===== flow/design.v =====
`timescale 1ns / 1ps
module convolution_stage2 (
          in1,
          in2,
          in3,
          in4,
          in5,
          in6,
          in7,
          in8,
          clk,
          rst,
          start,
          conv_out
  );
input [99:0] in1, in2, in3, in4, in5, in6, in7, in8;
input         clk, rst, start;
output reg [7:0] conv_out;
wire  [3:0]  in1_1, in1_2, in1_3, in1_4, in1_5, in1_6, in1_7, in1_8, in1_9, in1_10, in1_11, in1_12, in1_13;
wire [3:0]   in1_14, in1_15, in1_16, in1_17, in1_18, in1_19, in1_20, in1_21, in1_22, in1_23, in1_24, in1_25;
wire  [3:0]  in2_1, in2_2, in2_3, in2_4, in2_5, in2_6, in2_7, in2_8, in2_9, in2_10, in2_11, in2_12, in2_13;
wire [3:0]   in2_14, in2_15, in2_16, in2_17, in2_18, in2_19, in2_20, in2_21, in2_22, in2_23, in2_24, in2_25;
wire  [3:0]  in3_1, in3_2, in3_3, in3_4, in3_5, in3_6, in3_7, in3_8, in3_9, in3_10, in3_11, in3_12, in3_13;
wire [3:0]   in3_14, in3_15, in3_16, in3_17, in3_18, in3_19, in3_20, in3_21, in3_22, in3_23, in3_24, in3_25;
wire  [3:0]  in4_1, in4_2, in4_3, in4_4, in4_5, in4_6, in4_7, in4_8, in4_9, in4_10, in4_11, in4_12, in4_13;
wire [3:0]   in4_14, in4_15, in4_16, in4_17, in4_18, in4_19, in4_20, in4_21, in4_22, in4_23, in4_24, in4_25;
wire  [3:0]  in5_1, in5_2, in5_3, in5_4, in5_5, in5_6, in5_7, in5_8, in5_9, in5_10, in5_11, in5_12, in5_13;
wire [3:0]   in5_14, in5_15, in5_16, in5_17, in5_18, in5_19, in5_20, in5_21, in5_22, in5_23, in5_24, in5_25;
wire  [3:0]  in6_1, in6_2, in6_3, in6_4, in6_5, in6_6, in6_7, in6_8, in6_9, in6_10, in6_11, in6_12, in6_13;
wire [3:0]   in6_14, in6_15, in6_16, in6_17, in6_18, in6_19, in6_20, in6_21, in6_22, in6_23, in6_24, in6_25;
wire  [3:0]  in7_1, in7_2, in7_3, in7_4, in7_5, in7_6, in7_7, in7_8, in7_9, in7_10, in7_11, in7_12, in7_13;
wire [3:0]   in7_14, in7_15, in7_16, in7_17, in7_18, in7_19, in7_20, in7_21, in7_22, in7_23, in7_24, in7_25;
wire  [3:0]  in8_1, in8_2, in8_3, in8_4, in8_5, in8_6, in8_7, in8_8, in8_9, in8_10, in8_11, in8_12, in8_13;
wire [3:0]   in8_14, in8_15, in8_16, in8_17, in8_18, in8_19, in8_20, in8_21, in8_22, in8_23, in8_24, in8_25;
wire [8:0]   sum1, sum2, sum3, sum4;
wire  [7:0]  mul1_1, mul1_2, mul1_3, mul1_4, mul1_5, mul1_6, mul1_7, mul1_8, mul1_9, mul1_10, mul1_11, mul1_12, mul1_13;
wire [7:0]   mul1_14, mul1_15, mul1_16, mul1_17, mul1_18, mul1_19, mul1_20, mul1_21, mul1_22, mul1_23, mul1_24, mul1_25;
wire  [7:0]  mul2_1, mul2_2, mul2_3, mul2_4, mul2_5, mul2_6, mul2_7, mul2_8, mul2_9, mul2_10, mul2_11, mul2_12, mul2_13;
wire [7:0]   mul2_14, mul2_15, mul2_16, mul2_17, mul2_18, mul2_19, mul2_20, mul2_21, mul2_22, mul2_23, mul2_24, mul2_25;
wire  [7:0]  mul3_1, mul3_2, mul3_3, mul3_4, mul3_5, mul3_6, mul3_7, mul3_8, mul3_9, mul3_10, mul3_11, mul3_12, mul3_13;
wire [7:0]   mul3_14, mul3_15, mul3_16, mul3_17, mul3_18, mul3_19, mul3_20, mul3_21, mul3_22, mul3_23, mul3_24, mul3_25;
wire  [7:0]  mul4_1, mul4_2, mul4_3, mul4_4, mul4_5, mul4_6, mul4_7, mul4_8, mul4_9, mul4_10, mul4_11, mul4_12, mul4_13;
wire [7:0]   mul4_14, mul4_15, mul4_16, mul4_17, mul4_18, mul4_19, mul4_20, mul4_21, mul4_22, mul4_23, mul4_24, mul4_25;
wire [8:0]   temp_out;
always @ ( posedge clk ) begin
  if (rst) begin
  conv_out  <=  0;
  end
  else
    begin
      conv_out <= temp_out[7:0];
    end
end
assign in1_1 	= (start) ? in1[99:96]   	: 4'h0;
assign in1_2 	= (start) ? in1[95:92]   	: 4'h0;
assign in1_3 	= (start) ? in1[91:88]   	: 4'h0;
assign in1_4 	= (start) ? in1[87:84]   	: 4'h0;
assign in1_5 	= (start) ? in1[83:80]   	: 4'h0;
assign in1_6 	= (start) ? in1[79:76]   	: 4'h0;
assign in1_7 	= (start) ? in1[75:72]   	: 4'h0;
assign in1_8 	= (start) ? in1[71:68]   	: 4'h0;
assign in1_9 	= (start) ? in1[67:64]   	: 4'h0;
assign in1_10 	= (start) ? in1[63:60]  	: 4'h0;
assign in1_11 	= (start) ? in1[59:56]  	: 4'h0;
assign in1_12 	= (start) ? in1[55:52]  	: 4'h0;
assign in1_13 	= (start) ? in1[51:48]  	: 4'h0;
assign in1_14	= (start) ? in1[47:44]  	: 4'h0;
assign in1_15 	= (start) ? in1[43:40]  	: 4'h0;
assign in1_16 	= (start) ? in1[39:36]  	: 4'h0;
assign in1_17 	= (start) ? in1[35:32]  	: 4'h0;
assign in1_18 	= (start) ? in1[31:28]  	: 4'h0;
assign in1_19 	= (start) ? in1[27:24]  	: 4'h0;
assign in1_20 	= (start) ? in1[23:20]  	: 4'h0;
assign in1_21 	= (start) ? in1[19:16]  	: 4'h0;
assign in1_22 	= (start) ? in1[15:12]  	: 4'h0;
assign in1_23 	= (start) ? in1[11:8]   	: 4'h0;
assign in1_24 	= (start) ? in1[7:4]    	: 4'h0;
assign in1_25 	= (start) ? in1[3:0]   		: 4'h0;
assign in2_1 	= (start) ? in2[99:96]   	: 4'h0;
assign in2_2 	= (start) ? in2[95:92]   	: 4'h0;
assign in2_3 	= (start) ? in2[91:88]   	: 4'h0;
assign in2_4 	= (start) ? in2[87:84]   	: 4'h0;
assign in2_5 	= (start) ? in2[83:80]   	: 4'h0;
assign in2_6 	= (start) ? in2[79:76]   	: 4'h0;
assign in2_7 	= (start) ? in2[75:72]   	: 4'h0;
assign in2_8 	= (start) ? in2[71:68]   	: 4'h0;
assign in2_9 	= (start) ? in2[67:64]   	: 4'h0;
assign in2_10 	= (start) ? in2[63:60]  	: 4'h0;
assign in2_11 	= (start) ? in2[59:56]  	: 4'h0;
assign in2_12 	= (start) ? in2[55:52]  	: 4'h0;
assign in2_13 	= (start) ? in2[51:48]  	: 4'h0;
assign in2_14	= (start) ? in2[47:44]  	: 4'h0;
assign in2_15 	= (start) ? in2[43:40]  	: 4'h0;
assign in2_16 	= (start) ? in2[39:36]  	: 4'h0;
assign in2_17 	= (start) ? in2[35:32]  	: 4'h0;
assign in2_18 	= (start) ? in2[31:28]  	: 4'h0;
assign in2_19 	= (start) ? in2[27:24]  	: 4'h0;
assign in2_20 	= (start) ? in2[23:20]  	: 4'h0;
assign in2_21 	= (start) ? in2[19:16]  	: 4'h0;
assign in2_22 	= (start) ? in2[15:12]  	: 4'h0;
assign in2_23 	= (start) ? in2[11:8]   	: 4'h0;
assign in2_24 	= (start) ? in2[7:4]    	: 4'h0;
assign in2_25 	= (start) ? in2[3:0]   		: 4'h0;
assign in3_1 	= (start) ? in3[99:96]   	: 4'h0;
assign in3_2 	= (start) ? in3[95:92]   	: 4'h0;
assign in3_3 	= (start) ? in3[91:88]   	: 4'h0;
assign in3_4 	= (start) ? in3[87:84]   	: 4'h0;
assign in3_5 	= (start) ? in3[83:80]   	: 4'h0;
assign in3_6 	= (start) ? in3[79:76]   	: 4'h0;
assign in3_7 	= (start) ? in3[75:72]   	: 4'h0;
assign in3_8 	= (start) ? in3[71:68]   	: 4'h0;
assign in3_9 	= (start) ? in3[67:64]   	: 4'h0;
assign in3_10 	= (start) ? in3[63:60]  	: 4'h0;
assign in3_11 	= (start) ? in3[59:56]  	: 4'h0;
assign in3_12 	= (start) ? in3[55:52]  	: 4'h0;
assign in3_13 	= (start) ? in3[51:48]  	: 4'h0;
assign in3_14	= (start) ? in3[47:44]  	: 4'h0;
assign in3_15 	= (start) ? in3[43:40]  	: 4'h0;
assign in3_16 	= (start) ? in3[39:36]  	: 4'h0;
assign in3_17 	= (start) ? in3[35:32]  	: 4'h0;
assign in3_18 	= (start) ? in3[31:28]  	: 4'h0;
assign in3_19 	= (start) ? in3[27:24]  	: 4'h0;
assign in3_20 	= (start) ? in3[23:20]  	: 4'h0;
assign in3_21 	= (start) ? in3[19:16]  	: 4'h0;
assign in3_22 	= (start) ? in3[15:12]  	: 4'h0;
assign in3_23 	= (start) ? in3[11:8]   	: 4'h0;
assign in3_24 	= (start) ? in3[7:4]    	: 4'h0;
assign in3_25 	= (start) ? in3[3:0]   		: 4'h0;
assign in4_1 	= (start) ? in4[99:96]   	: 4'h0;
assign in4_2 	= (start) ? in4[95:92]   	: 4'h0;
assign in4_3 	= (start) ? in4[91:88]   	: 4'h0;
assign in4_4 	= (start) ? in4[87:84]   	: 4'h0;
assign in4_5 	= (start) ? in4[83:80]   	: 4'h0;
assign in4_6 	= (start) ? in4[79:76]   	: 4'h0;
assign in4_7 	= (start) ? in4[75:72]   	: 4'h0;
assign in4_8 	= (start) ? in4[71:68]   	: 4'h0;
assign in4_9 	= (start) ? in4[67:64]   	: 4'h0;
assign in4_10 	= (start) ? in4[63:60]  	: 4'h0;
assign in4_11 	= (start) ? in4[59:56]  	: 4'h0;
assign in4_12 	= (start) ? in4[55:52]  	: 4'h0;
assign in4_13 	= (start) ? in4[51:48]  	: 4'h0;
assign in4_14	= (start) ? in4[47:44]  	: 4'h0;
assign in4_15 	= (start) ? in4[43:40]  	: 4'h0;
assign in4_16 	= (start) ? in4[39:36]  	: 4'h0;
assign in4_17 	= (start) ? in4[35:32]  	: 4'h0;
assign in4_18 	= (start) ? in4[31:28]  	: 4'h0;
assign in4_19 	= (start) ? in4[27:24]  	: 4'h0;
assign in4_20 	= (start) ? in4[23:20]  	: 4'h0;
assign in4_21 	= (start) ? in4[19:16]  	: 4'h0;
assign in4_22 	= (start) ? in4[15:12]  	: 4'h0;
assign in4_23 	= (start) ? in4[11:8]   	: 4'h0;
assign in4_24 	= (start) ? in4[7:4]    	: 4'h0;
assign in4_25 	= (start) ? in4[3:0]   		: 4'h0;
assign in5_1 	= (start) ? in5[99:96]   	: 4'h0;
assign in5_2 	= (start) ? in5[95:92]   	: 4'h0;
assign in5_3 	= (start) ? in5[91:88]   	: 4'h0;
assign in5_4 	= (start) ? in5[87:84]   	: 4'h0;
assign in5_5 	= (start) ? in5[83:80]   	: 4'h0;
assign in5_6 	= (start) ? in5[79:76]   	: 4'h0;
assign in5_7 	= (start) ? in5[75:72]   	: 4'h0;
assign in5_8 	= (start) ? in5[71:68]   	: 4'h0;
assign in5_9 	= (start) ? in5[67:64]   	: 4'h0;
assign in5_10 	= (start) ? in5[63:60]  	: 4'h0;
assign in5_11 	= (start) ? in5[59:56]  	: 4'h0;
assign in5_12 	= (start) ? in5[55:52]  	: 4'h0;
assign in5_13 	= (start) ? in5[51:48]  	: 4'h0;
assign in5_14	= (start) ? in5[47:44]  	: 4'h0;
assign in5_15 	= (start) ? in5[43:40]  	: 4'h0;
assign in5_16 	= (start) ? in5[39:36]  	: 4'h0;
assign in5_17 	= (start) ? in5[35:32]  	: 4'h0;
assign in5_18 	= (start) ? in5[31:28]  	: 4'h0;
assign in5_19 	= (start) ? in5[27:24]  	: 4'h0;
assign in5_20 	= (start) ? in5[23:20]  	: 4'h0;
assign in5_21 	= (start) ? in5[19:16]  	: 4'h0;
assign in5_22 	= (start) ? in5[15:12]  	: 4'h0;
assign in5_23 	= (start) ? in5[11:8]   	: 4'h0;
assign in5_24 	= (start) ? in5[7:4]    	: 4'h0;
assign in5_25 	= (start) ? in5[3:0]   		: 4'h0;
assign in6_1 	= (start) ? in6[99:96]   	: 4'h0;
assign in6_2 	= (start) ? in6[95:92]   	: 4'h0;
assign in6_3 	= (start) ? in6[91:88]   	: 4'h0;
assign in6_4 	= (start) ? in6[87:84]   	: 4'h0;
assign in6_5 	= (start) ? in6[83:80]   	: 4'h0;
assign in6_6 	= (start) ? in6[79:76]   	: 4'h0;
assign in6_7 	= (start) ? in6[75:72]   	: 4'h0;
assign in6_8 	= (start) ? in6[71:68]   	: 4'h0;
assign in6_9 	= (start) ? in6[67:64]   	: 4'h0;
assign in6_10 	= (start) ? in6[63:60]  	: 4'h0;
assign in6_11 	= (start) ? in6[59:56]  	: 4'h0;
assign in6_12 	= (start) ? in6[55:52]  	: 4'h0;
assign in6_13 	= (start) ? in6[51:48]  	: 4'h0;
assign in6_14	= (start) ? in6[47:44]  	: 4'h0;
assign in6_15 	= (start) ? in6[43:40]  	: 4'h0;
assign in6_16 	= (start) ? in6[39:36]  	: 4'h0;
assign in6_17 	= (start) ? in6[35:32]  	: 4'h0;
assign in6_18 	= (start) ? in6[31:28]  	: 4'h0;
assign in6_19 	= (start) ? in6[27:24]  	: 4'h0;
assign in6_20 	= (start) ? in6[23:20]  	: 4'h0;
assign in6_21 	= (start) ? in6[19:16]  	: 4'h0;
assign in6_22 	= (start) ? in6[15:12]  	: 4'h0;
assign in6_23 	= (start) ? in6[11:8]   	: 4'h0;
assign in6_24 	= (start) ? in6[7:4]    	: 4'h0;
assign in6_25 	= (start) ? in6[3:0]   		: 4'h0;
assign in7_1 	= (start) ? in7[99:96]   	: 4'h0;
assign in7_2 	= (start) ? in7[95:92]   	: 4'h0;
assign in7_3 	= (start) ? in7[91:88]   	: 4'h0;
assign in7_4 	= (start) ? in7[87:84]   	: 4'h0;
assign in7_5 	= (start) ? in7[83:80]   	: 4'h0;
assign in7_6 	= (start) ? in7[79:76]   	: 4'h0;
assign in7_7 	= (start) ? in7[75:72]   	: 4'h0;
assign in7_8 	= (start) ? in7[71:68]   	: 4'h0;
assign in7_9 	= (start) ? in7[67:64]   	: 4'h0;
assign in7_10 	= (start) ? in7[63:60]  	: 4'h0;
assign in7_11 	= (start) ? in7[59:56]  	: 4'h0;
assign in7_12 	= (start) ? in7[55:52]  	: 4'h0;
assign in7_13 	= (start) ? in7[51:48]  	: 4'h0;
assign in7_14	= (start) ? in7[47:44]  	: 4'h0;
assign in7_15 	= (start) ? in7[43:40]  	: 4'h0;
assign in7_16 	= (start) ? in7[39:36]  	: 4'h0;
assign in7_17 	= (start) ? in7[35:32]  	: 4'h0;
assign in7_18 	= (start) ? in7[31:28]  	: 4'h0;
assign in7_19 	= (start) ? in7[27:24]  	: 4'h0;
assign in7_20 	= (start) ? in7[23:20]  	: 4'h0;
assign in7_21 	= (start) ? in7[19:16]  	: 4'h0;
assign in7_22 	= (start) ? in7[15:12]  	: 4'h0;
assign in7_23 	= (start) ? in7[11:8]   	: 4'h0;
assign in7_24 	= (start) ? in7[7:4]    	: 4'h0;
assign in7_25 	= (start) ? in7[3:0]   		: 4'h0;
assign in8_1 	= (start) ? in8[99:96]   	: 4'h0;
assign in8_2 	= (start) ? in8[95:92]   	: 4'h0;
assign in8_3 	= (start) ? in8[91:88]   	: 4'h0;
assign in8_4 	= (start) ? in8[87:84]   	: 4'h0;
assign in8_5 	= (start) ? in8[83:80]   	: 4'h0;
assign in8_6 	= (start) ? in8[79:76]   	: 4'h0;
assign in8_7 	= (start) ? in8[75:72]   	: 4'h0;
assign in8_8 	= (start) ? in8[71:68]   	: 4'h0;
assign in8_9 	= (start) ? in8[67:64]   	: 4'h0;
assign in8_10 	= (start) ? in8[63:60]  	: 4'h0;
assign in8_11 	= (start) ? in8[59:56]  	: 4'h0;
assign in8_12 	= (start) ? in8[55:52]  	: 4'h0;
assign in8_13 	= (start) ? in8[51:48]  	: 4'h0;
assign in8_14	= (start) ? in8[47:44]  	: 4'h0;
assign in8_15 	= (start) ? in8[43:40]  	: 4'h0;
assign in8_16 	= (start) ? in8[39:36]  	: 4'h0;
assign in8_17 	= (start) ? in8[35:32]  	: 4'h0;
assign in8_18 	= (start) ? in8[31:28]  	: 4'h0;
assign in8_19 	= (start) ? in8[27:24]  	: 4'h0;
assign in8_20 	= (start) ? in8[23:20]  	: 4'h0;
assign in8_21 	= (start) ? in8[19:16]  	: 4'h0;
assign in8_22 	= (start) ? in8[15:12]  	: 4'h0;
assign in8_23 	= (start) ? in8[11:8]   	: 4'h0;
assign in8_24 	= (start) ? in8[7:4]    	: 4'h0;
assign in8_25 	= (start) ? in8[3:0]   		: 4'h0;
assign mul1_1 = (start) ? (in1_1 * in5_1) : 8'h00;
assign mul1_2 = (start) ? (in1_2 * in5_2) : 8'h00;
assign mul1_3 = (start) ? (in1_3 * in5_3) : 8'h00;
assign mul1_4 = (start) ? (in1_4 * in5_4) : 8'h00;
assign mul1_5 = (start) ? (in1_5 * in5_5) : 8'h00;
assign mul1_6 = (start) ? (in1_6 * in5_6) : 8'h00;
assign mul1_7 = (start) ? (in1_7 * in5_7) : 8'h00;
assign mul1_8 = (start) ? (in1_8 * in5_8) : 8'h00;
assign mul1_9 = (start) ? (in1_9 * in5_9) : 8'h00;
assign mul1_10 = (start) ? (in1_10 * in5_10) : 8'h00;
assign mul1_11 = (start) ? (in1_11 * in5_11) : 8'h00;
assign mul1_12 = (start) ? (in1_12 * in5_12) : 8'h00;
assign mul1_13 = (start) ? (in1_13 * in5_13) : 8'h00;
assign mul1_14 = (start) ? (in1_14 * in5_14) : 8'h00;
assign mul1_15 = (start) ? (in1_15 * in5_15) : 8'h00;
assign mul1_16 = (start) ? (in1_16 * in5_16) : 8'h00;
assign mul1_17 = (start) ? (in1_17 * in5_17) : 8'h00;
assign mul1_18 = (start) ? (in1_18 * in5_18) : 8'h00;
assign mul1_19 = (start) ? (in1_19 * in5_19) : 8'h00;
assign mul1_20 = (start) ? (in1_20 * in5_20) : 8'h00;
assign mul1_21 = (start) ? (in1_21 * in5_21) : 8'h00;
assign mul1_22 = (start) ? (in1_22 * in5_22) : 8'h00;
assign mul1_23 = (start) ? (in1_23 * in5_23) : 8'h00;
assign mul1_24 = (start) ? (in1_24 * in5_24) : 8'h00;
assign mul1_25 = (start) ? (in1_25 * in5_25) : 8'h00;
assign mul2_1 = (start) ? (in2_1 * in6_1) : 8'h00;
assign mul2_2 = (start) ? (in2_2 * in6_2) : 8'h00;
assign mul2_3 = (start) ? (in2_3 * in6_3) : 8'h00;
assign mul2_4 = (start) ? (in2_4 * in6_4) : 8'h00;
assign mul2_5 = (start) ? (in2_5 * in6_5) : 8'h00;
assign mul2_6 = (start) ? (in2_6 * in6_6) : 8'h00;
assign mul2_7 = (start) ? (in2_7 * in6_7) : 8'h00;
assign mul2_8 = (start) ? (in2_8 * in6_8) : 8'h00;
assign mul2_9 = (start) ? (in2_9 * in6_9) : 8'h00;
assign mul2_10 = (start) ? (in2_10 * in6_10) : 8'h00;
assign mul2_11 = (start) ? (in2_11 * in6_11) : 8'h00;
assign mul2_12 = (start) ? (in2_12 * in6_12) : 8'h00;
assign mul2_13 = (start) ? (in2_13 * in6_13) : 8'h00;
assign mul2_14 = (start) ? (in2_14 * in6_14) : 8'h00;
assign mul2_15 = (start) ? (in2_15 * in6_15) : 8'h00;
assign mul2_16 = (start) ? (in2_16 * in6_16) : 8'h00;
assign mul2_17 = (start) ? (in2_17 * in6_17) : 8'h00;
assign mul2_18 = (start) ? (in2_18 * in6_18) : 8'h00;
assign mul2_19 = (start) ? (in2_19 * in6_19) : 8'h00;
assign mul2_20 = (start) ? (in2_20 * in6_20) : 8'h00;
assign mul2_21 = (start) ? (in2_21 * in6_21) : 8'h00;
assign mul2_22 = (start) ? (in2_22 * in6_22) : 8'h00;
assign mul2_23 = (start) ? (in2_23 * in6_23) : 8'h00;
assign mul2_24 = (start) ? (in2_24 * in6_24) : 8'h00;
assign mul2_25 = (start) ? (in2_25 * in6_25) : 8'h00;
assign mul3_1 = (start) ? (in3_1 * in7_1) : 8'h00;
assign mul3_2 = (start) ? (in3_2 * in7_2) : 8'h00;
assign mul3_3 = (start) ? (in3_3 * in7_3) : 8'h00;
assign mul3_4 = (start) ? (in3_4 * in7_4) : 8'h00;
assign mul3_5 = (start) ? (in3_5 * in7_5) : 8'h00;
assign mul3_6 = (start) ? (in3_6 * in7_6) : 8'h00;
assign mul3_7 = (start) ? (in3_7 * in7_7) : 8'h00;
assign mul3_8 = (start) ? (in3_8 * in7_8) : 8'h00;
assign mul3_9 = (start) ? (in3_9 * in7_9) : 8'h00;
assign mul3_10 = (start) ? (in3_10 * in7_10) : 8'h00;
assign mul3_11 = (start) ? (in3_11 * in7_11) : 8'h00;
assign mul3_12 = (start) ? (in3_12 * in7_12) : 8'h00;
assign mul3_13 = (start) ? (in3_13 * in7_13) : 8'h00;
assign mul3_14 = (start) ? (in3_14 * in7_14) : 8'h00;
assign mul3_15 = (start) ? (in3_15 * in7_15) : 8'h00;
assign mul3_16 = (start) ? (in3_16 * in7_16) : 8'h00;
assign mul3_17 = (start) ? (in3_17 * in7_17) : 8'h00;
assign mul3_18 = (start) ? (in3_18 * in7_18) : 8'h00;
assign mul3_19 = (start) ? (in3_19 * in7_19) : 8'h00;
assign mul3_20 = (start) ? (in3_20 * in7_20) : 8'h00;
assign mul3_21 = (start) ? (in3_21 * in7_21) : 8'h00;
assign mul3_22 = (start) ? (in3_22 * in7_22) : 8'h00;
assign mul3_23 = (start) ? (in3_23 * in7_23) : 8'h00;
assign mul3_24 = (start) ? (in3_24 * in7_24) : 8'h00;
assign mul3_25 = (start) ? (in3_25 * in7_25) : 8'h00;
assign mul4_1 = (start) ? (in4_1 * in8_1) : 8'h00;
assign mul4_2 = (start) ? (in4_2 * in8_2) : 8'h00;
assign mul4_3 = (start) ? (in4_3 * in8_3) : 8'h00;
assign mul4_4 = (start) ? (in4_4 * in8_4) : 8'h00;
assign mul4_5 = (start) ? (in4_5 * in8_5) : 8'h00;
assign mul4_6 = (start) ? (in4_6 * in8_6) : 8'h00;
assign mul4_7 = (start) ? (in4_7 * in8_7) : 8'h00;
assign mul4_8 = (start) ? (in4_8 * in8_8) : 8'h00;
assign mul4_9 = (start) ? (in4_9 * in8_9) : 8'h00;
assign mul4_10 = (start) ? (in4_10 * in8_10) : 8'h00;
assign mul4_11 = (start) ? (in4_11 * in8_11) : 8'h00;
assign mul4_12 = (start) ? (in4_12 * in8_12) : 8'h00;
assign mul4_13 = (start) ? (in4_13 * in8_13) : 8'h00;
assign mul4_14 = (start) ? (in4_14 * in8_14) : 8'h00;
assign mul4_15 = (start) ? (in4_15 * in8_15) : 8'h00;
assign mul4_16 = (start) ? (in4_16 * in8_16) : 8'h00;
assign mul4_17 = (start) ? (in4_17 * in8_17) : 8'h00;
assign mul4_18 = (start) ? (in4_18 * in8_18) : 8'h00;
assign mul4_19 = (start) ? (in4_19 * in8_19) : 8'h00;
assign mul4_20 = (start) ? (in4_20 * in8_20) : 8'h00;
assign mul4_21 = (start) ? (in4_21 * in8_21) : 8'h00;
assign mul4_22 = (start) ? (in4_22 * in8_22) : 8'h00;
assign mul4_23 = (start) ? (in4_23 * in8_23) : 8'h00;
assign mul4_24 = (start) ? (in4_24 * in8_24) : 8'h00;
assign mul4_25 = (start) ? (in4_25 * in8_25) : 8'h00;
assign sum1 = mul1_1 + mul1_2 + mul1_3 + mul1_4 + mul1_5 + mul1_6 + mul1_7 + mul1_8 + mul1_9 + mul1_10 + mul1_11 + mul1_12 + mul1_13 + mul1_14 +
              mul1_15 + mul1_16 + mul1_17 + mul1_18 + mul1_19 + mul1_20 + mul1_21 + mul1_22 + mul1_23 + mul1_24 + mul1_25;
assign sum2 = mul2_1 + mul2_2 + mul2_3 + mul2_4 + mul2_5 + mul2_6 + mul2_7 + mul2_8 + mul2_9 + mul2_10 + mul2_11 + mul2_12 + mul2_13 + mul2_14 +
              mul2_15 + mul2_16 + mul2_17 + mul2_18 + mul2_19 + mul2_20 + mul2_21 + mul2_22 + mul2_23 + mul2_24 + mul2_25;
assign sum3 = mul3_1 + mul3_2 + mul3_3 + mul3_4 + mul3_5 + mul3_6 + mul3_7 + mul3_8 + mul3_9 + mul3_10 + mul3_11 + mul3_12 + mul3_13 + mul3_14 +
              mul3_15 + mul3_16 + mul3_17 + mul3_18 + mul3_19 + mul3_20 + mul3_21 + mul3_22 + mul3_23 + mul3_24 + mul3_25;
assign sum4 = mul4_1 + mul4_2 + mul4_3 + mul4_4 + mul4_5 + mul4_6 + mul4_7 + mul4_8 + mul4_9 + mul4_10 + mul4_11 + mul4_12 + mul4_13 + mul4_14 +
              mul4_15 + mul4_16 + mul4_17 + mul4_18 + mul4_19 + mul4_20 + mul4_21 + mul4_22 + mul4_23 + mul4_24 + mul4_25;
assign temp_out = sum1  + sum2 + sum3  + sum4;
endmodule  

===== flow/run.sh =====
#!/bin/bash
# the make line also repeats each setting of config.mk as NAME=value (left out here)
make -C /OpenROAD-flow-scripts/flow DESIGN_CONFIG=/design/flow/config.mk WORK_HOME=/design/flow/orfs CLKGATE_MAP_FILE= finish

===== flow/config.mk =====
export PLATFORM = sky130hd
export DESIGN_NAME = convolution_stage2
export DESIGN_NICKNAME = convolution_stage2
export VERILOG_FILES = /design/flow/design.v
export SDC_FILE = /design/flow/constraint.sdc
export NUM_CORES = 4
export LEC_CHECK = 0
export ABC_AREA = 0
export CAP_MARGIN = 20
export CORE_ASPECT_RATIO = 0.71
export CORE_MARGIN = 2
export CORE_UTILIZATION = 58
export GPL_ROUTABILITY_DRIVEN = 0
export GPL_TIMING_DRIVEN = 1
export MAX_ROUTING_LAYER = met5
export PLACE_DENSITY = 0.49
export SETUP_SLACK_MARGIN = 0.21
export SLEW_MARGIN = 25
export TNS_END_PERCENT = 95

===== flow/constraint.sdc =====
create_clock -name core_clock -period 7.48 [get_ports {clk}]
set_input_delay 1.4960 -clock core_clock [delete_from_list [all_inputs] [get_ports {clk}]]
set_output_delay 1.4960 -clock core_clock [all_outputs]
set_load 0.01 [all_outputs]

==> results_dict.tcl, run 1 <==
# yosys + openroad results
set metrics [dict create \
    synth_top_area_share_pct 31.61 \
    cts_sinks 8 \
    warnings 32 \
    fin_crit_ns 11.70 \
    syn_area_um2 62820 \
    h-tree-depth 1 \
    synth-seq-cells 8 \
    cp_common_cell "fa_1" \
    failed_checks "negative setup slack" \
    flop_cell "dfxtp_1" \
    grt_pass1_wl_um 347800 \
    coreArea_um2 107200 \
    yosys.stat.seqShare_pct 0.2549 \
    fp-utilization_pct 58.62 \
    max_cap_violations 0 \
    hold_start "rst" \
    firstDrtPassIters 7 \
    tightest_slew_ns 0.8828 \
    slew_violations 0 \
    cp_slowest_cell "fa_1" \
    yosysWarnings 1 \
    synth-simple-area-share_pct 19.57 \
    num_rows 101 \
    arrival_ns 11.86 \
    ios 811 \
    via_per_inst 5.724 \
    yosysTopAreaCell "fa_1" \
    synth.cellmix.xorXnorShare_pct 8.138 \
    ant_nets 0 \
    critical_path.endpoint "conv_out[7]" \
    numPortBuffers 810 \
    required_ns 7.64 \
    synthTopCellsByArea "fa_1 (32%), ha_1 (25%), and3_1 (11%)" \
    rsz0062_at_grt "yes" \
    mux_share_pct 0 \
    avgSynthCellArea_um2 8.673 \
    status "finished with violations" \
    finalCritPeriodShare_pct 156.5 \
    critPathTopFamily "adder cells" \
    clk_pin_slew_ns 0.04 \
    drcViolationCount 0 \
    clockRootBuffer "clkbuf_16" \
    vias 60910 \
    hold_viol 0 \
    dieArea_um2 111000 \
    numCtsBuffers 3 \
    fp_nets 10300 \
    synthCells 7243 \
    grt_pass1_vias 62210 \
    path_depth 39 \
    clock_path_buffers 2 \
    start_kind "input pin" \
    ys_sh_aoi_pct 6.294 \
    slowest_delay_ns 0.57 \
    wire_per_inst_um 21.59 \
    area_delta_synth_final_pct 35.50 \
    fillers 7454 \
    crit_path_start "start" \
    min_path_type "input pin to flop" \
    first_iter_violations 5630 \
    async_reset_ff_share_pct 0 \
    grt-ovfl-total 0 \
    grtUsageTotal_pct 40.42 \
    yosys.cell_count.top_type "ha_1" \
    yosys-top-cells-count "ha_1 (1,266), inv_1 (1,245), and3_1 (1,092), fa_1 (992), nand3_1 (510)" \
    yosys_area_um2 62820 \
    critPathBufInv 12 \
    logic_family "adder cells" \
    grt_antenna_before_repair 36 \
    die_w_um 394.6 \
    cts_hold_buf 0 \
    setup_slack_ns -4.224 \
    min_path_cells 2 \
    grt_max_degree 73 \
    path_max_fanout 8 \
    hpwl_um 198500 \
    path_class "input pin to flop" \
    timing.fmax_ghz 0.08544 \
    edf_count 0 \
    nNetsFinal 12240 \
    cp-end-kind "flop" \
    synth_cell_types 32 \
    fin_tns_setup_ns -19.02 \
    synth-cells-yosys 7243 \
    cts_tree "done" \
    slew_headroom_pct 40.72 \
    finalSetupViolCount 7 \
    adder_share_pct 56.83 \
    routed_wl_um 229700 \
    min_to "conv_out[7]" \
    die-height_um 281.3 \
]
metrics by stage:
stage	worst slack (ns)	hold WS [ns]	cells	utilization, %	area, um2
finish	-4.224	2.068	10640	79.43	85120
global route	-4.492	2.083	10640	79.42	85110
CTS	-4.131	2.030	10600	78.40	84010
detailed placement	-4.529	2.239	10560	76.66	82150
global placement	-4.455	2.216	10560	76.66	82150
floorplan	-3.618	1.563	7243	-	63680
per-layer routing:
layer	routed length, um	vias up	track usage, %
li1	-	27850	-
met1	92620	29580	55.51
met2	100100	2963	62.60
met3	25870	495	8.169
met4	10960	24	16.31
met5	148	-	0
what timing repair did:
| item | in CTS | in global routing |
|---|---|---|
| gates cloned | 27 | 9 |
| setup buffers | 9 | 14 |
| gates resized | 278 | 190 |
| setup endpoints to repair | 7 | 7 |
| pin swaps | 161 | 145 |
layout make-up:
type | count | area [um2] | area share [%]
multi-input combinational | 5745 | 58520 | 68.74
clock buffer | 3 | 75.07 | 0.08819
tap | 1442 | 1804 | 2.120
inverter | 1246 | 4682 | 5.500
antenna | 22 | 55.05 | 0.06467
sequential | 8 | 160.2 | 0.1881
timing repair buffer | 2176 | 19830 | 23.30
==> inputs of run 2 (changes only) <==
ABC_AREA = 1   (was 0)
CORE_ASPECT_RATIO = default   (was 0.71)
CORE_UTILIZATION = 72   (was 58)
CTS_CLUSTER_DIAMETER = 126   (was default)
GPL_ROUTABILITY_DRIVEN = default   (was 0)
GPL_TIMING_DRIVEN = default   (was 1)
HOLD_SLACK_MARGIN = 0.3   (was default)
MAX_ROUTING_LAYER = default   (was met5)
PLACE_DENSITY = default   (was 0.49)
PLACE_DENSITY_LB_ADDON = 0.02   (was default)
SETUP_SLACK_MARGIN = 2.32   (was 0.21)
SLEW_MARGIN = 20   (was 25)
TNS_END_PERCENT = default   (was 95)
clock period = 8.04 ns   (was 7.48 ns; I/O delays follow)
==> run 2 against run 1 <==
The flow now stops in 5_1_grt. Synthesized area rose by 5.9%. Synthesized cell count rose by 31%. Die area fell by 15%.
==> results_dict.tcl, run 2 <==
# flow metrics
set metrics [dict create \
    status "did not finish" \
    haltStage "5_1_grt" \
    error_line "[ERROR GRT-0116] Global routing finished with congestion. Check the congestion regions in the DRC Viewer." \
    yosysTopAreaCell "fa_1" \
    flop_cell "dfxtp_1" \
    clock_path_buffers 2 \
    adder_share_pct 53.64 \
    async_reset_ff_share_pct 0 \
    synthCells 9524 \
    yosysWarnings 1 \
    h-tree-depth 1 \
    grtUsageTotal_pct 100.7 \
    cts_hold_buf 0 \
    synth-cells-yosys 9524 \
    numPlacedInstances 12930 \
    numCtsBuffers 3 \
    logic_family "adder cells" \
    yosys.stat.seqShare_pct 0.2406 \
    synth_cell_types 39 \
    mux_share_pct 0 \
    fp-utilization_pct 72.61 \
    cts_sinks 8 \
    yosys_area_um2 66560 \
    num_rows 111 \
    synth_top_area_share_pct 29.84 \
    ios 811 \
    numPortBuffers 810 \
    ys_sh_aoi_pct 6.175 \
    syn_area_um2 66560 \
    synth-seq-cells 8 \
    yosys.cell_count.top_type "inv_1" \
    hpwl_um 250600 \
    synth-simple-area-share_pct 24.09 \
    synth.cellmix.xorXnorShare_pct 2.205 \
    clockRootBuffer "clkbuf_16" \
    edf_count 0 \
    post-place-ws_ns -4.780 \
    die-height_um 308.0 \
    die_w_um 308.0 \
    avgSynthCellArea_um2 6.988 \
    fp_nets 12590 \
    dieArea_um2 94890 \
    coreArea_um2 91660 \
    gp_congestion 1.102 \
    grt-ovfl-total 8214 \
    synthTopCellsByArea "fa_1 (30%), ha_1 (24%), inv_1 (13%)" \
    yosys-top-cells-count "inv_1 (2,264), nand2_1 (1,830), nor2_1 (1,275), ha_1 (1,266), fa_1 (992)" \
]
==> run 2: stage by stage <==
| step | hold slack, ns | instance area, um2 |
|---|---|---|
| after CTS | 2.144 | 89430 |
| after detailed placement | 2.361 | 87970 |
| after global placement | 2.342 | 87970 |
| after floorplan | 1.888 | 67570 |
==> run 2: layer usage <==
layer | GRT overflow | GRT usage, %
met5 | 15 | 53.54
met4 | 1833 | 118.6
met3 | 59 | 76.93
met2 | 6224 | 132.2
met1 | 83 | 86.18
==> run 2: repair_timing <==
item | in CTS
setup endpoints to repair | 8
setup buffers | 30
gates cloned | 8
resized | 307
pin swaps | 147
==> inputs of run 3 (changes only) <==
ABC_AREA = default   (was 1)
CELL_PAD_IN_SITES_DETAIL_PLACEMENT = 1   (was default)
CELL_PAD_IN_SITES_GLOBAL_PLACEMENT = 1   (was default)
CORE_ASPECT_RATIO = 1.35   (was default)
CORE_UTILIZATION = 64   (was 72)
CTS_CLUSTER_DIAMETER = default   (was 126)
CTS_CLUSTER_SIZE = 33   (was default)
GPL_ROUTABILITY_DRIVEN = 1   (was default)
HOLD_SLACK_MARGIN = 0.11   (was 0.3)
MAX_ROUTING_LAYER = met5   (was default)
PLACE_DENSITY_LB_ADDON = default   (was 0.02)
SETUP_SLACK_MARGIN = 3.22   (was 2.32)
clock period = 14.0 ns   (was 8.04 ns; I/O delays follow)
==> run 3 against run 2 <==
The flow stops in 3_5_place_dp. Synthesized area fell by 5.6%. Die area grew 6.1%. Synthesized cell count fell by 24%.
==> results_dict.tcl, run 3 <==
# flow metrics
set metrics [dict create \
    status "did not finish" \
    logic_family "adder cells" \
    yosys.stat.seqShare_pct 0.2549 \
    avgSynthCellArea_um2 8.673 \
    yosysTopAreaCell "fa_1" \
    fp-utilization_pct 64.53 \
    synth_top_area_share_pct 31.61 \
    mux_share_pct 0 \
    synthTopCellsByArea "fa_1 (32%), ha_1 (25%), and3_1 (11%)" \
    yosys_area_um2 62820 \
    flop_cell "dfxtp_1" \
    synth.cellmix.xorXnorShare_pct 8.138 \
    ys_sh_aoi_pct 6.294 \
    die-height_um 368.0 \
    synth-cells-yosys 7243 \
    synth-simple-area-share_pct 19.57 \
    async_reset_ff_share_pct 0 \
    fp_nets 10300 \
    error_line "[ERROR DPL-0033] detailed placement checks failed during check placement." \
    dieArea_um2 100700 \
    num_rows 133 \
    yosys-top-cells-count "ha_1 (1,266), inv_1 (1,245), and3_1 (1,092), fa_1 (992), nand3_1 (510)" \
    adder_share_pct 56.83 \
    synth-seq-cells 8 \
    gp_congestion 1.035 \
    yosys.cell_count.top_type "ha_1" \
    coreArea_um2 97350 \
    edf_count 0 \
    synth_cell_types 32 \
    numPortBuffers 810 \
    yosysWarnings 1 \
    die_w_um 273.7 \
    synthCells 7243 \
    syn_area_um2 62820 \
    haltStage "3_5_place_dp" \
    ios 811 \
]
## run 3: stage by stage
step           instances  worst slack (ns)
3_3_place_gp        9175            0.3448
2_1_floorplan       7243             1.598
==> inputs of run 4 (changes only) <==
ABC_AREA = 0   (was default)
CELL_PAD_IN_SITES_DETAIL_PLACEMENT = default   (was 1)
CELL_PAD_IN_SITES_GLOBAL_PLACEMENT = default   (was 1)
CORE_ASPECT_RATIO = 0.71   (was 1.35)
CORE_UTILIZATION = 68   (was 64)
CTS_CLUSTER_SIZE = default   (was 33)
GPL_TIMING_DRIVEN = 1   (was default)
HOLD_SLACK_MARGIN = default   (was 0.11)
SETUP_SLACK_MARGIN = 2.15   (was 3.22)
SLEW_MARGIN = 25   (was 20)
TNS_END_PERCENT = 95   (was default)
clock period = 12.3 ns   (was 14.0 ns; I/O delays follow)
==> run 4 against run 3 <==
Now fails the layout checks on negative setup slack. Die area down 5.8%. Synthesized cell count unchanged. Synthesized area unchanged.
==> results_dict.tcl, run 4 <==
# yosys + openroad results
set metrics [dict create \
    hpwl_um 198600 \
    yosys.cell_count.top_type "ha_1" \
    min_path_cells 2 \
    grt_max_degree 79 \
    yosys_area_um2 62820 \
    cts_sinks 8 \
    flop_cell "dfxtp_1" \
    fp-utilization_pct 68.95 \
    async_reset_ff_share_pct 0 \
    critical_path.endpoint "conv_out[7]" \
    fin_crit_ns 12.92 \
    synthTopCellsByArea "fa_1 (32%), ha_1 (25%), and3_1 (11%)" \
    coreArea_um2 91110 \
    worst_hold_slack_ns 2.993 \
    critPathTopFamily "adder cells" \
    use_met3_pct 15.55 \
    finalCritPeriodShare_pct 105.1 \
    synth-cells-yosys 7243 \
    min_to "conv_out[6]" \
    avgSynthCellArea_um2 8.673 \
    yosys.stat.seqShare_pct 0.2549 \
    required_ns 12.46 \
    slowest_delay_ns 0.62 \
    logic_family "adder cells" \
    start_kind "input pin" \
    path_depth 38 \
    critPathBufInv 9 \
    path_class "input pin to flop" \
    failed_checks "negative setup slack" \
    synth_top_area_share_pct 31.61 \
    grt_pass1_wl_um 351700 \
    place_area_um2 80240 \
    post-place-ws_ns -0.8502 \
    fin_cells 10230 \
    dieArea_um2 94870 \
    path_max_fanout 2 \
    area_delta_synth_final_pct 29.90 \
    mux_share_pct 0 \
    tightest_slew_ns 1.070 \
    via_per_inst 6.160 \
    h-tree-depth 1 \
    clockRootBuffer "clkbuf_16" \
    numCtsBuffers 3 \
    clk_pin_slew_ns 0.04 \
    grtUsageMet2_pct 73.92 \
    final_core_util_pct 89.57 \
    vias 63030 \
    slew_violations 0 \
    die-height_um 260.1 \
    num_rows 93 \
    rsz0062_at_grt "yes" \
    numPortBuffers 810 \
    die_w_um 364.7 \
    max_cap_violations 0 \
    fin_area_um2 81600 \
    numPlacedInstances 10140 \
    slew_headroom_pct 27.89 \
    fp_nets 10300 \
    firstDrtPassIters 9 \
    drcViolationCount 0 \
    grt.busiest_layer "met2" \
    synthCells 7243 \
    adder_share_pct 56.83 \
    synth_cell_types 32 \
    ys_sh_aoi_pct 6.294 \
    yosysWarnings 1 \
    cp_slowest_cell "fa_1" \
    setup_slack_ns -0.6243 \
    clock_path_buffers 2 \
    edf_count 0 \
    grtUsageTotal_pct 47.90 \
    grt-ovfl-total 0 \
    cts_tree "done" \
    met1_usage_pct 58.03 \
    cts_hold_buf 0 \
    grt_antenna_before_repair 69 \
    gp_congestion 1.089 \
    cp_common_cell "fa_1" \
    cp-end-kind "flop" \
    synth-seq-cells 8 \
    timing.fmax_ghz 0.07737 \
    arrival_ns 13.09 \
    hold_start "rst" \
    fin_tns_setup_ns -0.6243 \
    min_path_type "input pin to flop" \
    synth.cellmix.xorXnorShare_pct 8.138 \
    synth-simple-area-share_pct 19.57 \
    routed_wl_um 233600 \
    warnings 32 \
    hold_viol 0 \
    status "finished with violations" \
    crit_path_start "in6[5]" \
    ant_nets 0 \
    yosys-top-cells-count "ha_1 (1,266), inv_1 (1,245), and3_1 (1,092), fa_1 (992), nand3_1 (510)" \
    yosysTopAreaCell "fa_1" \
    grt_pass1_vias 65120 \
    ios 811 \
    wire_per_inst_um 22.83 \
    nNetsFinal 11990 \
    first_iter_violations 7310 \
    finalSetupViolCount 1 \
    syn_area_um2 62820 \
]
run 4: metal layers:
metal	up-vias	wire, um
met3	1153	32390
met5	-	134
met1	30160	80820
li1	27390	-
met2	4300	101800
met4	24	18430
run 4: repair_timing:
action | CTS | global route
endpoints found under the setup margin | 6 | 6
endpoints found under the hold margin | 0 | 0
setup buffers | 10 | 2
gates cloned | 11 | 3
pin swaps | 65 | 41
resized | 129 | 60
run 4: area by class of cell:
type                    instances  area [um2]
multi-input cells            5745       57750
repair buffers               1929       17230
fillers                      4356        9507
clock buffers                   3       75.07
inverters                    1246        4682
flip-flops and latches          8       160.2
diodes                         65       162.7
well taps                    1235        1545
==> inputs of run 5 (changes only) <==
ABC_AREA = 1   (was 0)
CORE_ASPECT_RATIO = default   (was 0.71)
CORE_UTILIZATION = 72   (was 68)
CTS_CLUSTER_DIAMETER = 126   (was default)
GPL_ROUTABILITY_DRIVEN = default   (was 1)
GPL_TIMING_DRIVEN = default   (was 1)
MAX_ROUTING_LAYER = default   (was met5)
PLACE_DENSITY_LB_ADDON = 0.02   (was default)
SETUP_SLACK_MARGIN = 2.24   (was 2.15)
SLEW_MARGIN = 20   (was 25)
TNS_END_PERCENT = default   (was 95)
clock period = 7.56 ns   (was 12.3 ns; I/O delays follow)
==> run 5 against run 4 <==
Synthesized cell count increased by 31%. Synthesized area is 5.9% higher. The flow now stops in 4_1_cts. Die area about the same.
==> results_dict.tcl, run 5 <==
# flow metrics
set metrics [dict create \
    fp_nets 12590 \
    synth.cellmix.xorXnorShare_pct 2.205 \
    hpwl_um 250700 \
    coreArea_um2 91660 \
    synth_top_area_share_pct 29.84 \
    gp_congestion 1.121 \
    numPortBuffers 810 \
    yosys_area_um2 66560 \
    syn_area_um2 66560 \
    status "did not finish" \
    error_line "[ERROR DPL-0033] detailed placement checks failed during check placement." \
    synthCells 9524 \
    yosysTopAreaCell "fa_1" \
    yosysWarnings 1 \
    die-height_um 308.0 \
    synth-simple-area-share_pct 24.09 \
    edf_count 0 \
    yosys.cell_count.top_type "inv_1" \
    die_w_um 308.0 \
    synthTopCellsByArea "fa_1 (30%), ha_1 (24%), inv_1 (13%)" \
    adder_share_pct 53.64 \
    fp-utilization_pct 72.61 \
    haltStage "4_1_cts" \
    ys_sh_aoi_pct 6.175 \
    num_rows 111 \
    mux_share_pct 0 \
    synth-seq-cells 8 \
    async_reset_ff_share_pct 0 \
    flop_cell "dfxtp_1" \
    avgSynthCellArea_um2 6.988 \
    yosys-top-cells-count "inv_1 (2,264), nand2_1 (1,830), nor2_1 (1,275), ha_1 (1,266), fa_1 (992)" \
    ios 811 \
    synth-cells-yosys 9524 \
    logic_family "adder cells" \
    post-place-ws_ns -4.968 \
    synth_cell_types 39 \
    yosys.stat.seqShare_pct 0.2406 \
    dieArea_um2 94890 \
]
run 5: metrics by stage:
stage                     hold WS [ns]  std cells  area, um2
after global placement           2.236      12940      88010
after detailed placement         2.291      12940      88010
after floorplan                  1.792       9524      67570
==> inputs of run 6 (changes only) <==
ABC_AREA = default   (was 1)
CELL_PAD_IN_SITES_GLOBAL_PLACEMENT = 1   (was default)
CORE_ASPECT_RATIO = 0.74   (was default)
CORE_UTILIZATION = 39   (was 72)
CTS_CLUSTER_DIAMETER = default   (was 126)
GPL_TIMING_DRIVEN = 0   (was default)
MIN_ROUTING_LAYER = met2   (was default)
PLACE_DENSITY = 0.6   (was default)
PLACE_DENSITY_LB_ADDON = default   (was 0.02)
SETUP_SLACK_MARGIN = 1.47   (was 2.24)
clock period = 17.1 ns   (was 7.56 ns; I/O delays follow)
==> run 6 against run 5 <==
The flow stops in 5_1_grt. Die area is 73% higher. Synthesized area is 5.6% lower. Synthesized cell count is 24% lower.
==> results_dict.tcl, run 6 <==
# flow metrics
set metrics [dict create \
    cts_setup_buffers 0 \
    yosys_area_um2 62820 \
    status "did not finish" \
    ios 811 \
    hpwl_um 311800 \
    numCtsBuffers 3 \
    die-height_um 349.3 \
    coreArea_um2 159700 \
    adder_share_pct 56.83 \
    clock_path_buffers 2 \
    error_line "[ERROR GRT-0116] Global routing finished with congestion. Check the congestion regions in the DRC Viewer." \
    dieArea_um2 164300 \
    gp_congestion 1.328 \
    grtUsageTotal_pct 71.04 \
    yosys.cell_count.top_type "ha_1" \
    num_rows 126 \
    flop_cell "dfxtp_1" \
    yosysWarnings 1 \
    synthTopCellsByArea "fa_1 (32%), ha_1 (25%), and3_1 (11%)" \
    haltStage "5_1_grt" \
    clockRootBuffer "clkbuf_16" \
    edf_count 0 \
    synth-simple-area-share_pct 19.57 \
    synth-seq-cells 8 \
    synthCells 7243 \
    avgSynthCellArea_um2 8.673 \
    numPortBuffers 810 \
    logic_family "adder cells" \
    synth_cell_types 32 \
    h-tree-depth 1 \
    synth.cellmix.xorXnorShare_pct 8.138 \
    ys_sh_aoi_pct 6.294 \
    yosys.stat.seqShare_pct 0.2549 \
    numPlacedInstances 10210 \
    synth_top_area_share_pct 31.61 \
    mux_share_pct 0 \
    place_area_um2 74920 \
    yosys-top-cells-count "ha_1 (1,266), inv_1 (1,245), and3_1 (1,092), fa_1 (992), nand3_1 (510)" \
    grt-ovfl-total 41 \
    synth-cells-yosys 7243 \
    async_reset_ff_share_pct 0 \
    cts_sinks 8 \
    fp_nets 10300 \
    yosysTopAreaCell "fa_1" \
    die_w_um 470.6 \
    post-place-ws_ns -1.018 \
    syn_area_um2 62820 \
    fp-utilization_pct 39.34 \
]
run 6: metal layers:
| layer | track usage, % | overflow |
|---|---|---|
| met1 | - | - |
| met5 | 68.54 | 3 |
| met2 | 72.89 | 0 |
| met4 | 39.53 | 0 |
| met3 | 87.60 | 38 |
run 6: what timing repair did:
action	in CTS
hold buffers	0
hold endpoints to repair	0
gates resized	126
pin swaps	4
cloned	0
setup endpoints to repair	3
==> inputs of run 7 (changes only) <==
ABC_AREA = 0   (was default)
CELL_PAD_IN_SITES_GLOBAL_PLACEMENT = default   (was 1)
CORE_ASPECT_RATIO = 0.71   (was 0.74)
CORE_UTILIZATION = 58   (was 39)
CTS_CLUSTER_SIZE = 60   (was default)
GPL_ROUTABILITY_DRIVEN = 1   (was default)
GPL_TIMING_DRIVEN = 1   (was 0)
MAX_ROUTING_LAYER = met5   (was default)
MIN_ROUTING_LAYER = default   (was met2)
PLACE_DENSITY = default   (was 0.6)
PLACE_DENSITY_LB_ADDON = 0.03   (was default)
SETUP_SLACK_MARGIN = 2.15   (was 1.47)
SLEW_MARGIN = 25   (was 20)
TNS_END_PERCENT = 5   (was default)
clock period = 7.48 ns   (was 17.1 ns; I/O delays follow)
==> run 7 against run 6 <==
Now fails the layout checks on negative setup slack. Die area down 32%. Synthesized area unchanged. Synthesized cell count unchanged.
==> results_dict.tcl, run 7 <==
# yosys + openroad results
set metrics [dict create \
    finalSetupViolCount 7 \
    critPathTopFamily "adder cells" \
    area_delta_synth_final_pct 32.44 \
    ant_nets 0 \
    via_per_inst 5.630 \
    flop_cell "dfxtp_1" \
    syn_area_um2 62820 \
    synth-simple-area-share_pct 19.57 \
    yosysWarnings 1 \
    fp-utilization_pct 58.62 \
    dieArea_um2 111000 \
    failed_checks "negative setup slack" \
    ios 811 \
    fin_crit_ns 11.68 \
    start_kind "input pin" \
    slew_headroom_pct 30.56 \
    first_iter_violations 4724 \
    numPortBuffers 810 \
    synthCells 7243 \
    max_cap_violations 0 \
    grt_pass1_wl_um 340300 \
    logic_family "adder cells" \
    avgSynthCellArea_um2 8.673 \
    cp_common_cell "fa_1" \
    mux_share_pct 0 \
    finalCritPeriodShare_pct 156.2 \
    h-tree-depth 1 \
    tightest_slew_ns 1.031 \
    ys_sh_aoi_pct 6.294 \
    cp_slowest_cell "fa_1" \
    timing.fmax_ghz 0.08561 \
    synth-cells-yosys 7243 \
    synth-seq-cells 8 \
    numCtsBuffers 3 \
    num_rows 101 \
    coreArea_um2 107200 \
    synthTopCellsByArea "fa_1 (32%), ha_1 (25%), and3_1 (11%)" \
    yosys-top-cells-count "ha_1 (1,266), inv_1 (1,245), and3_1 (1,092), fa_1 (992), nand3_1 (510)" \
    status "finished with violations" \
    path_max_fanout 13 \
    die_w_um 394.6 \
    required_ns 7.64 \
    synth_cell_types 32 \
    arrival_ns 11.84 \
    min_path_cells 2 \
    grt_max_degree 61 \
    cp-end-kind "flop" \
    warnings 29 \
    clock_path_buffers 2 \
    cts_hold_buf 0 \
    yosys_area_um2 62820 \
    synth.cellmix.xorXnorShare_pct 8.138 \
    post-place-ws_ns -4.695 \
    critPathBufInv 7 \
    crit_path_start "start" \
    grt_pass1_vias 61420 \
    clockRootBuffer "clkbuf_16" \
    final_core_util_pct 77.64 \
    setup_slack_ns -4.201 \
    min_to "conv_out[7]" \
    yosys.stat.seqShare_pct 0.2549 \
    hpwl_um 200800 \
    wire_per_inst_um 20.94 \
    hold_start "rst" \
    final-comb-area_um2 57570 \
    nNetsFinal 12220 \
    drcViolationCount 0 \
    edf_count 0 \
    fillers 7755 \
    yosysTopAreaCell "fa_1" \
    gp_congestion 1.033 \
    fin_tns_setup_ns -19.63 \
    slew_violations 0 \
    hold_viol 0 \
    critical_path.endpoint "conv_out[7]" \
    grt_antenna_before_repair 59 \
    final-seq-area_um2 160.2 \
    routed_wl_um 222900 \
    cts_sinks 8 \
    cts_tree "done" \
    min_path_type "input pin to flop" \
    vias 59930 \
    fp_nets 10300 \
    yosys.cell_count.top_type "ha_1" \
    path_depth 35 \
    adder_share_pct 56.83 \
    slowest_delay_ns 0.62 \
    path_class "input pin to flop" \
    die-height_um 281.3 \
    grtUsageTotal_pct 39.53 \
    rsz0062_at_grt "yes" \
    async_reset_ff_share_pct 0 \
    firstDrtPassIters 6 \
    synth_top_area_share_pct 31.61 \
    clk_pin_slew_ns 0.04 \
    grt-ovfl-total 0 \
]
-- run 7: area by class of cell --
cell class                      count  area share [%]
Multi-Input combinational cell   5745           69.19
Clock buffer                        3         0.09023
Sequential cell                     8          0.1925
Inverter                         1246           5.627
Tap cell                         1442           2.168
Timing Repair Buffer             2153           22.58
Antenna cell                       49          0.1474
-- run 7: per-stage QoR --
step	hold slack, ns	cells	cell area, um2
after CTS	2.058	10590	82870
after detailed placement	2.270	10570	82250
after global routing	2.079	10640	83180
after floorplan	1.563	7243	63630
final	2.077	10650	83200
after global placement	2.210	10570	82250
-- run 7: timing repair --
| item | 4_1_cts | 5_1_grt |
|---|---|---|
| setup endpoints to repair | 8 | 8 |
| gates cloned | 7 | 3 |
| gates resized | 82 | 27 |
| pin swaps | 79 | 30 |
| buffers inserted | 11 | 3 |
-- run 7: per-layer routing --
metal / vias up / global-route usage (%) / wire length, um
met5: - / 0 / 131
met3: 391 / 8.946 / 22490
met2: 2468 / 62.48 / 99630
li1: 27820 / - / -
met1: 29240 / 53.15 / 91490
met4: 20 / 14.57 / 9145
==> inputs of run 8 (changes only) <==
ABC_AREA = default   (was 0)
CORE_ASPECT_RATIO = default   (was 0.71)
CTS_CLUSTER_SIZE = default   (was 60)
GPL_ROUTABILITY_DRIVEN = default   (was 1)
GPL_TIMING_DRIVEN = default   (was 1)
MAX_ROUTING_LAYER = default   (was met5)
PLACE_DENSITY_LB_ADDON = default   (was 0.03)
SETUP_SLACK_MARGIN = 2.73   (was 2.15)
SLEW_MARGIN = 20   (was 25)
TNS_END_PERCENT = default   (was 5)
clock period = 10.4 ns   (was 7.48 ns; I/O delays follow)
==> run 8 against run 7 <==
Still fails the layout checks on negative setup slack. Final cell count decreased by 0.91%. Utilization increased by 0.59 points. Via count about the same. Global-route usage increased by 0.60 points. Hold slack improved by 0.60 ns. Non-clock buffer count decreased by 58. Highest routed layer unchanged.
==> results_dict.tcl, run 8 <==
# yosys + openroad results
set metrics [dict create \
    yosysTopAreaCell "fa_1" \
    mux_share_pct 0 \
    avgSynthCellArea_um2 8.673 \
    dieArea_um2 111000 \
    required_ns 10.56 \
    synth-seq-cells 8 \
    yosys.cell_count.top_type "ha_1" \
    wire_per_inst_um 21.43 \
    clock_path_buffers 2 \
    via_per_inst 5.684 \
    fp_nets 10300 \
    rsz0062_at_grt "yes" \
    critical_path.endpoint "conv_out[7]" \
    arrival_ns 12.39 \
    status "finished with violations" \
    min_path_type "input pin to flop" \
    numPlacedInstances 10450 \
    gp_congestion 0.9988 \
    fin_cells 10550 \
    synth_cell_types 32 \
    fin_crit_ns 12.23 \
    fin_tns_setup_ns -4.663 \
    warnings 31 \
    die-height_um 333.1 \
    cp_slowest_cell "fa_2" \
    edf_count 0 \
    numPortBuffers 810 \
    failed_checks "negative setup slack" \
    num_rows 120 \
    critPathTopFamily "adder cells" \
    synth-simple-area-share_pct 19.57 \
    yosys.stat.seqShare_pct 0.2549 \
    grt_pass1_wl_um 345700 \
    grtUsageTotal_pct 40.13 \
    hold_viol 0 \
    grt_max_degree 67 \
    final-seq-area_um2 160.2 \
    grt_pass1_vias 63660 \
    h-tree-depth 1 \
    final_core_util_pct 78.23 \
    first_iter_violations 4402 \
    max_cap_violations 0 \
    clk_pin_slew_ns 0.04 \
    synthTopCellsByArea "fa_1 (32%), ha_1 (25%), and3_1 (11%)" \
    slowest_delay_ns 0.63 \
    fp-utilization_pct 58.60 \
    cts_tree "done" \
    hold_start "rst" \
    die_w_um 333.1 \
    finalSetupViolCount 5 \
    yosysWarnings 1 \
    crit_path_start "in5[9]" \
    min_path_cells 2 \
    ant_nets 0 \
    cp-end-kind "flop" \
    final-comb-area_um2 58320 \
    synth_top_area_share_pct 31.61 \
    finalCritPeriodShare_pct 117.6 \
    synth-cells-yosys 7243 \
    slew_violations 0 \
    cts_sinks 8 \
    flop_cell "dfxtp_1" \
    fillers 7489 \
    nNetsFinal 12160 \
    min_to "conv_out[4]" \
    vias 59960 \
    syn_area_um2 62820 \
    grt-ovfl-total 0 \
    routed_wl_um 226000 \
    tightest_slew_ns 1.240 \
    path_depth 32 \
    area_delta_synth_final_pct 33.49 \
    yosys_area_um2 62820 \
    adder_share_pct 56.83 \
    post-place-ws_ns -2.336 \
    drcViolationCount 0 \
    slew_headroom_pct 16.47 \
    cts_hold_buf 0 \
    timing.fmax_ghz 0.08179 \
    firstDrtPassIters 6 \
    ios 811 \
    critPathBufInv 6 \
    yosys-top-cells-count "ha_1 (1,266), inv_1 (1,245), and3_1 (1,092), fa_1 (992), nand3_1 (510)" \
    cp_common_cell "fa_1" \
    path_class "input pin to flop" \
    path_max_fanout 2 \
    synth.cellmix.xorXnorShare_pct 8.138 \
    clockRootBuffer "clkbuf_16" \
    coreArea_um2 107200 \
    async_reset_ff_share_pct 0 \
    ys_sh_aoi_pct 6.294 \
    logic_family "adder cells" \
    start_kind "input pin" \
    synthCells 7243 \
    numCtsBuffers 3 \
    grt_antenna_before_repair 59 \
    hpwl_um 196600 \
    setup_slack_ns -1.826 \
]
==> run 8: cell type report <==
| cell class | count | share of cell area (%) |
|---|---|---|
| diodes | 49 | 0.1462 |
| inverters | 1246 | 5.583 |
| clock buffers | 3 | 0.08952 |
| flip-flops and latches | 8 | 0.1910 |
| well taps | 1403 | 2.093 |
| repair buffers | 2095 | 22.35 |
| multi-input cells | 5745 | 69.55 |
==> run 8: stage by stage <==
| step | cell area, um2 | hold WS, ns |
|---|---|---|
| after floorplan | 63680 | 2.147 |
| after global placement | 81530 | 2.863 |
| after detailed placement | 81530 | 2.859 |
| after CTS | 83000 | 2.647 |
| after global routing | 83850 | 2.680 |
| final | 83860 | 2.674 |
==> run 8: timing repair <==
| action | 4_1_cts | 5_1_grt |
|---|---|---|
| pin swaps | 213 | 124 |
| setup endpoints to repair | 7 | 7 |
| gates cloned | 20 | 1 |
| setup buffers | 23 | 8 |
| resized | 345 | 170 |
==> run 8: routing by layer <==
metal	GRT usage, %	up-vias	share of wire [%]
met5	0	-	0.077
li1	-	27700	-
met1	46.48	29070	36
met3	6.320	710	7.5
met4	27.22	26	8.1
met2	68.47	2458	48
==> inputs of run 9 (changes only) <==
ABC_AREA = 0   (was default)
CORE_ASPECT_RATIO = 0.5   (was default)
CORE_MARGIN = 4   (was 2)
CORE_UTILIZATION = 54   (was 58)
CTS_CLUSTER_DIAMETER = 331   (was default)
CTS_CLUSTER_SIZE = 43   (was default)
GPL_ROUTABILITY_DRIVEN = 0   (was default)
GPL_TIMING_DRIVEN = 1   (was default)
HOLD_SLACK_MARGIN = 0.06   (was default)
MAX_ROUTING_LAYER = met5   (was default)
PLACE_DENSITY = 0.37   (was default)
SETUP_SLACK_MARGIN = 1.73   (was 2.73)
SLEW_MARGIN = 25   (was 20)
TNS_END_PERCENT = 15   (was default)
clock period = 10.2 ns   (was 10.4 ns; I/O delays follow)
==> run 9 against run 8 <==
The layout still fails its checks (negative setup slack). Final cell count is essentially flat. Clock-buffer cell count stayed put. First-iteration DRC count decreased by 15%. Die area increased by 10%. Final area shrank 2.1%. Worst setup slack worse by 0.076 ns. Via count shrank 3.2%. Synthesized cell count unchanged. Critical path depth is 4 higher.
==> results_dict.tcl, run 9 <==
# yosys + openroad results
set metrics [dict create \
    synth-seq-cells 8 \
    clockRootBuffer "clkbuf_16" \
    min_to "conv_out[4]" \
    mux_share_pct 0 \
    slew_violations 0 \
    clk_pin_slew_ns 0.04 \
    fin_crit_ns 12.10 \
    vias 58030 \
    fillers 9166 \
    required_ns 10.37 \
    worst_hold_slack_ns 2.584 \
    synthCells 7243 \
    grt_pass1_vias 62120 \
    h-tree-depth 1 \
    min_path_cells 2 \
    fin_area_um2 82060 \
    grt_max_degree 68 \
    max_cap_violations 0 \
    wire_per_inst_um 19.65 \
    fp-utilization_pct 54.44 \
    dieArea_um2 122200 \
    synth-cells-yosys 7243 \
    cts_hold_buf 0 \
    slowest_delay_ns 0.64 \
    clock_path_buffers 2 \
    routed_wl_um 207400 \
    synth_top_area_share_pct 31.61 \
    ys_sh_aoi_pct 6.294 \
    adder_share_pct 56.83 \
    yosys_area_um2 62820 \
    hold_start "rst" \
    grtUsageTotal_pct 33.07 \
    tightest_slew_ns 1.036 \
    synth_cell_types 32 \
    async_reset_ff_share_pct 0 \
    cp_slowest_cell "fa_1" \
    ant_nets 0 \
    cts_sinks 8 \
    grt-ovfl-total 0 \
    failed_checks "negative setup slack" \
    status "finished with violations" \
    critical_path.endpoint "conv_out[7]" \
    finalCritPeriodShare_pct 118.7 \
    path_depth 36 \
    path_max_fanout 18 \
    numPortBuffers 810 \
    finalSetupViolCount 5 \
    avgSynthCellArea_um2 8.673 \
    die-height_um 249.2 \
    rsz0062_at_grt "yes" \
    hold_viol 0 \
    drcViolationCount 0 \
    min_path_type "input pin to flop" \
    area_delta_synth_final_pct 30.62 \
    path_class "input pin to flop" \
    crit_path_start "start" \
    syn_area_um2 62820 \
    grt_pass1_wl_um 323500 \
    flop_cell "dfxtp_1" \
    first_iter_violations 3731 \
    arrival_ns 12.27 \
    final_core_util_pct 71.11 \
    start_kind "input pin" \
    cts_tree "done" \
    ios 811 \
    cp-end-kind "flop" \
    edf_count 0 \
    timing.fmax_ghz 0.08263 \
    firstDrtPassIters 6 \
    hpwl_um 186400 \
    die_w_um 490.4 \
    yosys.stat.seqShare_pct 0.2549 \
    setup_slack_ns -1.903 \
    num_rows 88 \
    yosys.cell_count.top_type "ha_1" \
    synthTopCellsByArea "fa_1 (32%), ha_1 (25%), and3_1 (11%)" \
    yosysTopAreaCell "fa_1" \
    synth-simple-area-share_pct 19.57 \
    warnings 31 \
    logic_family "adder cells" \
    cp_common_cell "fa_1" \
    yosysWarnings 1 \
    slew_headroom_pct 30.46 \
    place_area_um2 81050 \
    coreArea_um2 115400 \
    nNetsFinal 12050 \
    fp_nets 10300 \
    synth.cellmix.xorXnorShare_pct 8.138 \
    critPathTopFamily "adder cells" \
    critPathBufInv 8 \
    yosys-top-cells-count "ha_1 (1,266), inv_1 (1,245), and3_1 (1,092), fa_1 (992), nand3_1 (510)" \
    grt_antenna_before_repair 44 \
    via_per_inst 5.498 \
    numCtsBuffers 3 \
]
-- run 9: area by class of cell --
type	count	area (um2)	share of cell area, %
antenna	39	97.59	0.1189
clock buffer	3	75.07	0.09149
inverter	1246	4682	5.706
multi-input combinational	5745	57510	70.08
sequential	8	160.2	0.1952
tap	1530	1914	2.333
timing repair buffer	1984	17620	21.48
-- run 9: through the flow --
stage | setup WS (ns) | cells | setup TNS [ns]
6_report | -1.903 | 10560 | -5.861
4_1_cts | -1.900 | 10500 | -5.736
2_1_floorplan | -1.442 | 7243 | -3.579
3_5_place_dp | -2.381 | 10490 | -8.515
5_1_grt | -2.200 | 10550 | -6.990
3_3_place_gp | -2.297 | 10490 | -8.078
-- run 9: what timing repair did --
action | in CTS | in global routing
pin swaps | 21 | 63
resized | 57 | 76
cloned | 6 | 6
setup buffers | 1 | 7
hold endpoints to repair | 0 | 0
endpoints found under the setup margin | 7 | 7
-- run 9: metal layers --
metal / track usage (%) / part of all wire, % / vias to the layer above
li1: - / - / 27480
met1: 40.11 / 39 / 28440
met2: 59.47 / 50 / 1692
met3: 3.686 / 5.9 / 414
met4: 14.17 / 4.9 / 12
met5: 0 / 0.032 / -
